==> flow/design.v (excerpt) <==
module SME(clk,reset,chardata,isstring,ispattern,valid,match,match_index);
  input clk;
  input reset;
  input [7:0] chardata;
  input isstring;
  input ispattern;
  output match;
  output [4:0] match_index;
  output valid;
  reg match;
  reg [4:0] match_index;
  reg valid;
  reg [7:0] string_data [31:0];
  reg [5:0] string_length;
  reg [7:0] pattern_data [7:0];
  reg [3:0] pattern_length;
  reg [1:0] state;
  reg [5:0] string_counter;
  reg [3:0] pattern_counter;
  reg fresh;             
  reg [5:0] head;        
  reg star_seen;         
  reg [3:0] star_pattern;  
  reg [5:0] star_string;   
  parameter DATA_READ   = 0;
  parameter FIND_HEAD   = 1;
  parameter CHECK_DATA  = 2;
  parameter DATA_OUT    = 3;
  always@(*) valid <= (state == DATA_OUT);
  wire anchored = (pattern_data[0] == "^");
  wire [7:0] pchar = pattern_data[pattern_counter[2:0]];
  wire [7:0] schar = string_data[string_counter[4:0]];
  wire [7:0] prev_char = string_data[head[4:0] - 5'd1];
  wire at_end = (string_counter >= string_length);
  always @(posedge clk or posedge reset) begin
    if(reset)begin
      state <= DATA_READ;
      string_length <= 0;
      pattern_length <= 0;
      match_index <= 0;
      match <= 0;
      fresh <= 1;
      head <= 0;
      star_seen <= 0;
    end
    else begin
      case(state)
        DATA_READ:begin
          if(isstring)begin
            if(fresh)begin
              string_length <= 1;
              string_data[0] <= chardata;
            end
            else begin
              string_length <= string_length + 1;
              string_data[string_length[4:0]] <= chardata;
            end
            pattern_length <= 0;
            fresh <= 0;
          end
          else if(ispattern)begin
            pattern_length <= pattern_length + 1;
            pattern_data[pattern_length[2:0]] <= chardata;
            fresh <= 0;
          end
  ...
Size: roughly 1600 cells after synthesis, about 370 flip-flops, about 19000 um2 of cells after synthesis.
make LEC_CHECK=0 CAP_MARGIN=40 CORE_MARGIN=2 CORE_UTILIZATION=72 CTS_CLUSTER_DIAMETER=204 CTS_CLUSTER_SIZE=15 PLACE_DENSITY_LB_ADDON=0.03 SETUP_SLACK_MARGIN=1.44 SLEW_MARGIN=10 finish   # period 4.84 ns
run.sh (not shown) runs the stock make flow with config.mk's settings and CLKGATE_MAP_FILE=.
The starting point did not get past global routing (GRT-0232).
==> next run, changes <==
CAP_MARGIN = 20   (was 40)
CORE_UTILIZATION = 58   (was 72)
CTS_CLUSTER_DIAMETER = default   (was 204)
CTS_CLUSTER_SIZE = default   (was 15)
PLACE_DENSITY_LB_ADDON = default   (was 0.03)
SETUP_SLACK_MARGIN = 0.93   (was 1.44)
SLEW_MARGIN = 20   (was 10)
clock period = 3.26 ns   (was 4.84 ns; I/O delays follow)
The new run ran to the end with violations: negative setup slack. Die size rose by 24%. Synthesized cell count is unchanged. Area after synthesis does not change.

---

Starting RTL as in the previous note.
==> flow/design.v (excerpt) <==
module SME(clk,reset,chardata,isstring,ispattern,valid,match,match_index);
Settings: LEC_CHECK=0, CAP_MARGIN=20, CELL_PAD_IN_SITES_DETAIL_PLACEMENT=1, CELL_PAD_IN_SITES_GLOBAL_PLACEMENT=1, CORE_MARGIN=2, CORE_UTILIZATION=40, SLEW_MARGIN=20; clock period 6.2 ns.
Edit:
==> flow/config.mk (replaced) <==
export PLATFORM = sky130hd
export DESIGN_NAME = SME
export DESIGN_NICKNAME = SME
export VERILOG_FILES = /design/flow/design.v
export SDC_FILE = /design/flow/constraint.sdc
export NUM_CORES = 4
export LEC_CHECK = 0
export ABC_AREA = 0
export CAP_MARGIN = 20
export CELL_PAD_IN_SITES_DETAIL_PLACEMENT = 0
export CELL_PAD_IN_SITES_GLOBAL_PLACEMENT = 3
export CORE_ASPECT_RATIO = 0.52
export CORE_MARGIN = 3
export CORE_UTILIZATION = 21
export CTS_CLUSTER_SIZE = 73
export GPL_ROUTABILITY_DRIVEN = 1
export GPL_TIMING_DRIVEN = 1
export HOLD_SLACK_MARGIN = -0.0
export MAX_ROUTING_LAYER = met4
export MIN_ROUTING_LAYER = met1
export PLACE_DENSITY = 0.48
export SETUP_SLACK_MARGIN = 0.8
export SLEW_MARGIN = 30
export TNS_END_PERCENT = 10
==> flow/constraint.sdc (replaced) <==
create_clock -name core_clock -period 5.78 [get_ports {clk}]
set_input_delay 1.1560 -clock core_clock [delete_from_list [all_inputs] [get_ports {clk}]]
set_output_delay 1.1560 -clock core_clock [all_outputs]
set_load 0.01 [all_outputs]
Outcome:
- routed wire length increases by a quarter to a third
- non-clock buffer count increases by 74
- power increases by about a fifth
- global-route usage decreases by 11 points
- synthesized area stays the same
- cell area increases by a little under a tenth
- critical path depth does not change
- final cell count increases by a quarter to a third
- first-iteration DRC count increases by about a fifth
Edit:
==> flow/config.mk (replaced) <==
export PLATFORM = sky130hd
export DESIGN_NAME = SME
export DESIGN_NICKNAME = SME
export VERILOG_FILES = /design/flow/design.v
export SDC_FILE = /design/flow/constraint.sdc
export NUM_CORES = 4
export LEC_CHECK = 0
export ABC_AREA = 1
export CAP_MARGIN = 20
export CELL_PAD_IN_SITES_DETAIL_PLACEMENT = 0
export CELL_PAD_IN_SITES_GLOBAL_PLACEMENT = 3
export CORE_ASPECT_RATIO = 0.72
export CORE_MARGIN = 3
export CORE_UTILIZATION = 27
export GPL_TIMING_DRIVEN = 0
export MAX_ROUTING_LAYER = met5
export MIN_ROUTING_LAYER = met1
export SETUP_SLACK_MARGIN = 0.8
export SLEW_MARGIN = 15
export TNS_END_PERCENT = 10
==> flow/constraint.sdc (replaced) <==
create_clock -name core_clock -period 4.81 [get_ports {clk}]
set_input_delay 0.9620 -clock core_clock [delete_from_list [all_inputs] [get_ports {clk}]]
set_output_delay 0.9620 -clock core_clock [all_outputs]
set_load 0.01 [all_outputs]
Result: Power is higher by 26%; synthesized cell count climbs by 36%; via count climbs by 3.3%; non-clock buffer count fell by 28; cell area stays flat; sequential cell count does not change; combinational power is higher by 38%; clock skew stays flat; routed wire length goes down by 17%.
Edit:
--- a/flow/config.mk
+++ b/flow/config.mk
@@ -10,7 +10,7 @@
 export CELL_PAD_IN_SITES_DETAIL_PLACEMENT = 0
-export CELL_PAD_IN_SITES_GLOBAL_PLACEMENT = 3
+export CELL_PAD_IN_SITES_GLOBAL_PLACEMENT = 0
 export CORE_ASPECT_RATIO = 0.72
 export CORE_MARGIN = 3
-export CORE_UTILIZATION = 27
-export GPL_TIMING_DRIVEN = 0
+export CORE_UTILIZATION = 65
+export GPL_TIMING_DRIVEN = 1
 export MAX_ROUTING_LAYER = met5
After rerunning: Non-clock buffer count shrinks by 61. Flip-flop count does not change. Via count came out higher by 5.8%. Setup slack degrades by 21 ps. Sequential power climbs by about 1%. Cell count is lower by 20%. Clock-buffer cell count drops by 11. Routed wire length came out lower by 27%. Final area drops by 6.8%. Critical path depth climbs by 10. First-iteration DRC count went up by 76%.
Power and IR drop assume default switching activity.
